red:
Design Lab4, start of the top module:
module Lab4(CLK, RST, INSTR, PC, REG0, REG1, REG2, REG3, REG4, REG5, REG6, REG7, 
		inst_opcode, ALUopcode, ALU_result, Zero, outDMEM, ALU_A, ALU_B);
==> flow/config.mk <==
export PLATFORM = sky130hd
export DESIGN_NAME = Lab4
export DESIGN_NICKNAME = Lab4
export VERILOG_FILES = /design/flow/design.v
export SDC_FILE = /design/flow/constraint.sdc
export NUM_CORES = 4
export LEC_CHECK = 0
export CAP_MARGIN = 20
export CORE_MARGIN = 2
export CORE_UTILIZATION = 40
export PLACE_DENSITY = 0.6
export SLEW_MARGIN = 20
==> flow/constraint.sdc <==
create_clock -name core_clock -period 11.7 [get_ports {CLK}]
set_input_delay 2.3400 -clock core_clock [delete_from_list [all_inputs] [get_ports {CLK}]]
set_output_delay 2.3400 -clock core_clock [all_outputs]
set_load 0.01 [all_outputs]
run.sh (not shown) runs the stock make flow with config.mk's settings and CLKGATE_MAP_FILE=.
Relative to red, the following input files were edited for blue:
- a deleted PLACE_DENSITY that had been 0.6
- an added SETUP_SLACK_MARGIN of -0.43
- an added TNS_END_PERCENT of 5
- a change of CORE_UTILIZATION from 40 to 55
- a change of the clock period (ns, I/O delays scaled along) from 11.7 to 6.47
==> results <==
blue ran in full, but the layout does not pass; the checks complain about negative setup slack.
blue vs. red: clock latency of the later-clocked register in the worst-skew pair increased by 0.02 ns relative to the old numbers; clock network fraction of design power shrank by 3.7 points; setup slack of the critical path after layout shows a reduction of 1.56 ns; total setup violations reported at the end of the flow went up by 38.
blue against red: number of antenna violations at the first check in global routing fell 1, critical path buffer and inverter count +5.
[inputs] green vs blue
- setting PLACE_DENSITY to 0.79 for the first time
- changing SETUP_SLACK_MARGIN from -0.43 to -0.33
- changing TNS_END_PERCENT from 5 to 40
- setting CTS_CLUSTER_SIZE to 41 for the first time
- changing CORE_UTILIZATION from 55 to 61
Results
Comparing half-perimeter wire length after detailed placement for blue and green, the bigger number came from green.
blue -> green: post-cts hold-fix buffer tally delta 0, exact match
Compared green vs blue, and post-CTS setup buffer count is up in green.
Min core footprint across blue and green: green
Run status, green: aborted in global routing (5_1_grt), error GRT-0232
Of blue and green, the run reporting the higher floorplan-stage core utilization was green.
diff inputs: green => orange
- CTS_CLUSTER_DIAMETER: unset -> 103
- SETUP_SLACK_MARGIN: -0.33 -> -0.43
- CTS_CLUSTER_SIZE: 41 -> unset
- PLACE_DENSITY: 0.79 -> 0.67
- CORE_UTILIZATION: 61 -> 58
- TNS_END_PERCENT: 40 -> 5
[summary]
The flow for orange finished, though final verification flagged negative setup slack.
Post-synthesis async set-or-reset flop share: green vs orange — no meaningful difference
Yosys cell count of orange is on par with green.
[compare] base=green new=orange: placed instance area decreased by 0.79% relative to the old numbers; post-synth tally of flip-flops with integrated enable did not really move; row count grew by 2.8%; die height went up 2.5%; die size rose 5.1%.
orange against green; core area is up by a few percent.
Re number of cells in the design after placement: orange is 20 down on green.

* * *

Lab4 again, from the RTL that the note above started with.
==> flow/config.mk <==
export PLATFORM = sky130hd
export DESIGN_NAME = Lab4
export DESIGN_NICKNAME = Lab4
export VERILOG_FILES = /design/flow/design.v
export SDC_FILE = /design/flow/constraint.sdc
export NUM_CORES = 4
export LEC_CHECK = 0
export CAP_MARGIN = 20
export CELL_PAD_IN_SITES_DETAIL_PLACEMENT = 2
export CELL_PAD_IN_SITES_GLOBAL_PLACEMENT = 1
export CORE_MARGIN = 2
export CORE_UTILIZATION = 40
export PLACE_DENSITY = 0.6
export SLEW_MARGIN = 20
==> flow/constraint.sdc <==
create_clock -name core_clock -period 12.0 [get_ports {CLK}]
set_input_delay 2.4000 -clock core_clock [delete_from_list [all_inputs] [get_ports {CLK}]]
set_output_delay 2.4000 -clock core_clock [all_outputs]
set_load 0.01 [all_outputs]
Edit:
Settings changed: ABC_AREA from default to 1, CELL_PAD_IN_SITES_DETAIL_PLACEMENT 2 to default, CELL_PAD_IN_SITES_GLOBAL_PLACEMENT 1 to default, CORE_UTILIZATION 40 to 71, CTS_CLUSTER_SIZE from default to 98.
Clock period 12.0 ns to 9.37 ns, I/O delays scaled along.
What happened: Clock skew climbs by 0.0095 ns; non-clock buffer count decreases by 22; worst hold slack is better by 0.0086 ns; total power went up by about a fifth.
Edit:
Settings changed: ABC_AREA 1 to default, CORE_UTILIZATION 71 to 58, CTS_CLUSTER_SIZE 98 to default.
Clock period 9.37 ns to 6.81 ns, I/O delays scaled along.
Result:
- Now the flow ran to the end with violations: negative setup slack
- global-route usage is higher by 1.2 points
- cell area is higher by 27%
- count of clock-buffer cells in the layout is higher by 4
- clock power is higher by 58%
- wire length is higher by 40%
- sequential share of layout area is lower by 9.4 points
- final cell count is higher by 2.3%
- area after synthesis is higher by 2.9%
- non-clock buffer count is higher by 545
- worst hold slack degrades by 0.0090 ns
- total power is higher by 94%

* * *

job 921:
Lab4 again, from the RTL that the note above started with.
==> flow/design.v (excerpt) <==
module Lab4(CLK, RST, INSTR, PC, REG0, REG1, REG2, REG3, REG4, REG5, REG6, REG7, 
		inst_opcode, ALUopcode, ALU_result, Zero, outDMEM, ALU_A, ALU_B);
make LEC_CHECK=0 ABC_AREA=1 CAP_MARGIN=20 CORE_MARGIN=2 CORE_UTILIZATION=72 CTS_CLUSTER_DIAMETER=372 CTS_CLUSTER_SIZE=98 PLACE_DENSITY=0.38 SLEW_MARGIN=20 TNS_END_PERCENT=10 finish   # period 5.37 ns
Job 921 did not make it past clock tree synthesis, where a tool error ended it.
Here is what was changed in the inputs of job 3964 compared with job 921.
Settings: setting SETUP_SLACK_MARGIN to 1.91 for the first time; removing ABC_AREA (formerly 1); changing CORE_UTILIZATION from 72 to 51; removing PLACE_DENSITY (formerly 0.38); removing TNS_END_PERCENT (formerly 10); removing CTS_CLUSTER_SIZE (formerly 98); removing CTS_CLUSTER_DIAMETER (formerly 372); changing the clock period (ns, I/O delays scaled along) from 5.37 to 6.47.
==> results <==
- Layout checks on job 3964: not met. Flow itself completed; violations: negative setup slack.
- Job 3964 against job 921: weighted congestion reported at the end of routability-driven placement went down; xor and xnor area share after synthesis went up; number of placement rows went up; synthesized chip area reported by yosys went up.
- Max area of the mapped netlist across job 3964 and job 921: job 3964
--- input diff job 3964..job 4757 ---
Settings: an added TNS_END_PERCENT of 5; an added CTS_CLUSTER_SIZE of 27; a change of SETUP_SLACK_MARGIN from 1.91 to -0.43; an added PLACE_DENSITY of 0.95; an added CTS_CLUSTER_DIAMETER of 103; a change of CORE_UTILIZATION from 51 to 68.
==> comparison <==
The flow ended early for job 4757: it failed with a tool error in global routing.
Cell count after synthesis delta (job 4757 -> job 3964): insignificant
Between job 4757 and job 3964, it is job 4757 whose total die size is lower, by about 25%.
Of job 3964 and job 4757, the higher width of the chip belongs to job 3964.
When job 4757 is set beside job 3964, its final weighted congestion in routability-driven placement turns out to be about 32% larger.
Core footprint ends up higher on job 3964.
Cell area after placement delta for job 4757 relative to job 3964: 3.1% lower
Per the comparison of job 4757 with job 3964, total clock buffers created by CTS moved down, post-synthesis share of cell area spent on xor and xnor gates level.

* * *

Setup of run 1:
Starting RTL as in the previous note.
export LEC_CHECK = 0
export CAP_MARGIN = 20
export CELL_PAD_IN_SITES_GLOBAL_PLACEMENT = 2
export CORE_MARGIN = 2
export CORE_UTILIZATION = 37
export PLACE_DENSITY = 0.82
export SLEW_MARGIN = 5
export TNS_END_PERCENT = 60
create_clock -name core_clock -period 9.21 [get_ports {CLK}]
[inputs] run 2 vs run 1
Settings: SETUP_SLACK_MARGIN newly set to -0.53; CTS_CLUSTER_DIAMETER newly set to 363; CELL_PAD_IN_SITES_GLOBAL_PLACEMENT removed (was 2); SLEW_MARGIN changed from 5 to 20; CTS_CLUSTER_SIZE newly set to 35; TNS_END_PERCENT removed (was 60); MAX_ROUTING_LAYER newly set to met4; CORE_UTILIZATION changed from 37 to 72; the clock period (ns, I/O delays scaled along) changed from 9.21 to 5.6.
==> comparison <==
Diff run 1 and run 2: final weighted congestion of routability-driven global placement lower in run 1. Diff run 2..run 1 | synthesized area | unchanged. Total number of placement rows | run 2 below run 1. [run 2 vs run 1] core outline area: lower in run 2. Taking run 2 as 1.0, run 1 lands at 1.4 on die extent in x. Summary of run 2 over run 1: vertical die dimension now sits lower, post-synthesis chip area from yosys held steady, synthesized instance count now sits at about the same level. The area of the die reported for run 2 is smaller than that of run 1 by about 50%. | initial core utilization | run 2 vs run 1 | 36 points higher |. Run 2 never completed, since it errored out during clock tree synthesis. In the reports for run 1 and run 2, the smaller cell area after placement belongs to run 1.
Input-level comparison between run 3 and run 2:
Settings: CORE_UTILIZATION changed from 72 to 40; SETUP_SLACK_MARGIN removed (was -0.53); MAX_ROUTING_LAYER removed (was met4); CTS_CLUSTER_SIZE removed (was 35); CELL_PAD_IN_SITES_GLOBAL_PLACEMENT newly set to 2; PLACE_DENSITY changed from 0.82 to 0.84; CTS_CLUSTER_DIAMETER removed (was 363); the clock period (ns, I/O delays scaled along) changed from 5.6 to 12.0.
## What came out
Run 3 | status: complete | timing, DRC, antenna: pass
Core footprint ended up 0.026 mm2 higher on run 3 than on run 2.
Number of placement rows: run 3 vs run 2 up 35%
Against run 2, run 3 comes in 12% lower on post-detailed-placement cell area.
Diff run 3 and run 2: floorplan die area lower in run 2
Relative to run 3, the following input files were edited for run 4:
Settings: removing CELL_PAD_IN_SITES_GLOBAL_PLACEMENT (formerly 2); changing PLACE_DENSITY from 0.84 to 0.38; setting ABC_AREA to 1 for the first time; changing CORE_UTILIZATION from 40 to 65; setting CTS_CLUSTER_SIZE to 98 for the first time; changing the clock period (ns, I/O delays scaled along) from 12.0 to 5.37.
==> comparison <==
Run 4 did not make it past global routing, where a tool error ended it. Run 4: placeable core area is 40% lower than what run 3 reported. Sort run 3 and run 4 by placed cell area desc -> top: run 4. Run 4: number of distinct library cells after synthesis 48% below run 3. Between run 3 and run 4, the difference in area share of fa/ha/maj cells after synthesis is negligible.

* * *

Lab4 again, from the RTL that the note above started with.
Settings: LEC_CHECK=0, CAP_MARGIN=20, CORE_MARGIN=2, CORE_UTILIZATION=68, CTS_CLUSTER_DIAMETER=362, CTS_CLUSTER_SIZE=41, MAX_ROUTING_LAYER=met4, PLACE_DENSITY=0.67, SETUP_SLACK_MARGIN=-0.35, SLEW_MARGIN=20, TNS_END_PERCENT=40; clock period 6.47 ns.
The baseline never finished: it broke off in global routing.
Rerun with:
- CORE_UTILIZATION: 68 -> 58
- CTS_CLUSTER_DIAMETER: 362 -> unset
- CTS_CLUSTER_SIZE: 41 -> 53
- MAX_ROUTING_LAYER: met4 -> unset
- PLACE_DENSITY: 0.67 -> 0.6
- SETUP_SLACK_MARGIN: -0.35 -> unset
- TNS_END_PERCENT: 40 -> 5
- clock period: 6.47 -> 11.3 ns (I/O delays scaled with it)
Effect:
- The changed run passed the timing, DRC and antenna checks
- die area rose by about a fifth
- synthesized cell count does not change
- synthesized area stays the same
Rerun with:
- CAP_MARGIN: 20 -> 15
- CELL_PAD_IN_SITES_GLOBAL_PLACEMENT: unset -> 2
- CORE_UTILIZATION: 58 -> 40
- CTS_CLUSTER_SIZE: 53 -> unset
- GPL_TIMING_DRIVEN: unset -> 0
- MAX_ROUTING_LAYER: unset -> met5
- PLACE_DENSITY: 0.6 -> 0.84
- SETUP_SLACK_MARGIN: unset -> 0.03
- SLEW_MARGIN: 20 -> 0
- TNS_END_PERCENT: 5 -> unset
After rerunning: Final area is higher by about 2.6%; flip-flop count does not change; clock-buffer cell count is lower by 1; die size is higher by 44%; power is higher by 5.3%; final cell count is higher by 11%; wire length is higher by 19%; sequential share of layout area is lower by 1.1 points.
Rerun with:
- CAP_MARGIN: 15 -> 20
- GPL_TIMING_DRIVEN: 0 -> unset
- HOLD_SLACK_MARGIN: unset -> 0.18
- MAX_ROUTING_LAYER: met5 -> met4
- SETUP_SLACK_MARGIN: 0.03 -> unset
- SLEW_MARGIN: 0 -> 20
- clock period: 11.3 -> 12.0 ns (I/O delays scaled with it)
Wire length falls by 5.6%.
Utilization is lower by 0.66 points.
Via count goes down by about 3%.
Power goes down by about 9%.
Clock-buffer cell count climbs by 9.
Design area falls by 1.3%.
Worst setup slack is better by 310 ps.
Rerun with:
- CAP_MARGIN: 20 -> 15
- HOLD_SLACK_MARGIN: 0.18 -> unset
- MAX_ROUTING_LAYER: met4 -> met5
- SETUP_SLACK_MARGIN: unset -> 0.03
- clock period: 12.0 -> 6.44 ns (I/O delays scaled with it)
Outcome: Now the flow finished but fails on negative setup slack; clock power climbs by 95%; non-clock buffer count climbs by 539; clock skew climbs by 20 ps; wire length climbs by 5.2%.
Rerun with:
- CAP_MARGIN: 15 -> 20
- CELL_PAD_IN_SITES_GLOBAL_PLACEMENT: 2 -> unset
- CORE_UTILIZATION: 40 -> 51
- MAX_ROUTING_LAYER: met5 -> unset
- PLACE_DENSITY: 0.84 -> 0.6
- SETUP_SLACK_MARGIN: 0.03 -> unset
- clock period: 6.44 -> 7.03 ns (I/O delays scaled with it)
The changed run finished but failed the layout checks on negative setup slack. Combinational power drops by about 2%. Cell area drops by 0.93%. Via count climbs by 4.6%. Register-to-register slack is better by 420 ps. Power drops by 4.9%. Final cell count drops by 5.1%. Area after synthesis is unchanged. Die size drops by 21%. Global-route usage climbs by 8.9 points. Sequential share of layout area climbs by 0.32 points.

* * *

Starting RTL as in the previous note.
clock: 7.69 ns
lec_check: 0
abc_area: 0
cap_margin: 20
core_margin: 2
core_utilization: 68
cts_cluster_size: 41
gpl_routability_driven: 1
max_routing_layer: met5
min_routing_layer: met1
place_density_lb_addon: 0.27
slew_margin: 20
tns_end_percent: 20
The baseline ended with an error in 5_1_grt.
Change:
- ABC_AREA: 0 -> unset
- CORE_UTILIZATION: 68 -> 66
- CTS_CLUSTER_SIZE: 41 -> 54
- GPL_ROUTABILITY_DRIVEN: 1 -> unset
- MAX_ROUTING_LAYER: met5 -> unset
- MIN_ROUTING_LAYER: met1 -> unset
- PLACE_DENSITY: unset -> 0.91
- PLACE_DENSITY_LB_ADDON: 0.27 -> unset
- TNS_END_PERCENT: 20 -> 35
- clock period: 7.69 -> 7.47 ns (I/O delays scaled with it)
After rerunning:
- The new run ended with an error in 5_1_grt
- area after synthesis does not change
- die area increases by a few percent
- synthesized cell count stays the same

* * *

Lab4 again, from the RTL that the note above started with.
// Lab4
module Lab4(CLK, RST, INSTR, PC, REG0, REG1, REG2, REG3, REG4, REG5, REG6, REG7, 
		inst_opcode, ALUopcode, ALU_result, Zero, outDMEM, ALU_A, ALU_B);
export LEC_CHECK = 0
export CAP_MARGIN = 15
export CELL_PAD_IN_SITES_DETAIL_PLACEMENT = 2
export CELL_PAD_IN_SITES_GLOBAL_PLACEMENT = 2
export CORE_MARGIN = 2
export CORE_UTILIZATION = 65
export CTS_CLUSTER_DIAMETER = 219
export GPL_TIMING_DRIVEN = 0
export MAX_ROUTING_LAYER = met5
export PLACE_DENSITY = 0.84
export SETUP_SLACK_MARGIN = 0.03
export SLEW_MARGIN = 0
create_clock -name core_clock -period 11.3 [get_ports {CLK}]
The starting point aborted during global placement without I/O (3_1_place_gp_skip_io), error GPL-0301.
==> next run, changes <==
==> flow/config.mk (replaced) <==
export PLATFORM = sky130hd
export DESIGN_NAME = Lab4
export DESIGN_NICKNAME = Lab4
export VERILOG_FILES = /design/flow/design.v
export SDC_FILE = /design/flow/constraint.sdc
export NUM_CORES = 4
export LEC_CHECK = 0
export CAP_MARGIN = 20
export CORE_MARGIN = 2
export CORE_UTILIZATION = 57
export CTS_CLUSTER_SIZE = 53
export PLACE_DENSITY = 0.6
export SLEW_MARGIN = 25
==> flow/constraint.sdc (replaced) <==
create_clock -name core_clock -period 6.56 [get_ports {CLK}]
set_input_delay 1.3120 -clock core_clock [delete_from_list [all_inputs] [get_ports {CLK}]]
set_output_delay 1.3120 -clock core_clock [all_outputs]
set_load 0.01 [all_outputs]
Now the flow finished but fails on negative setup slack.
Synthesized area stays the same.
Die area came out higher by roughly a tenth.
Synthesized cell count is unchanged.
Power figures rest on the tool's default switching activity, not on a simulated workload.
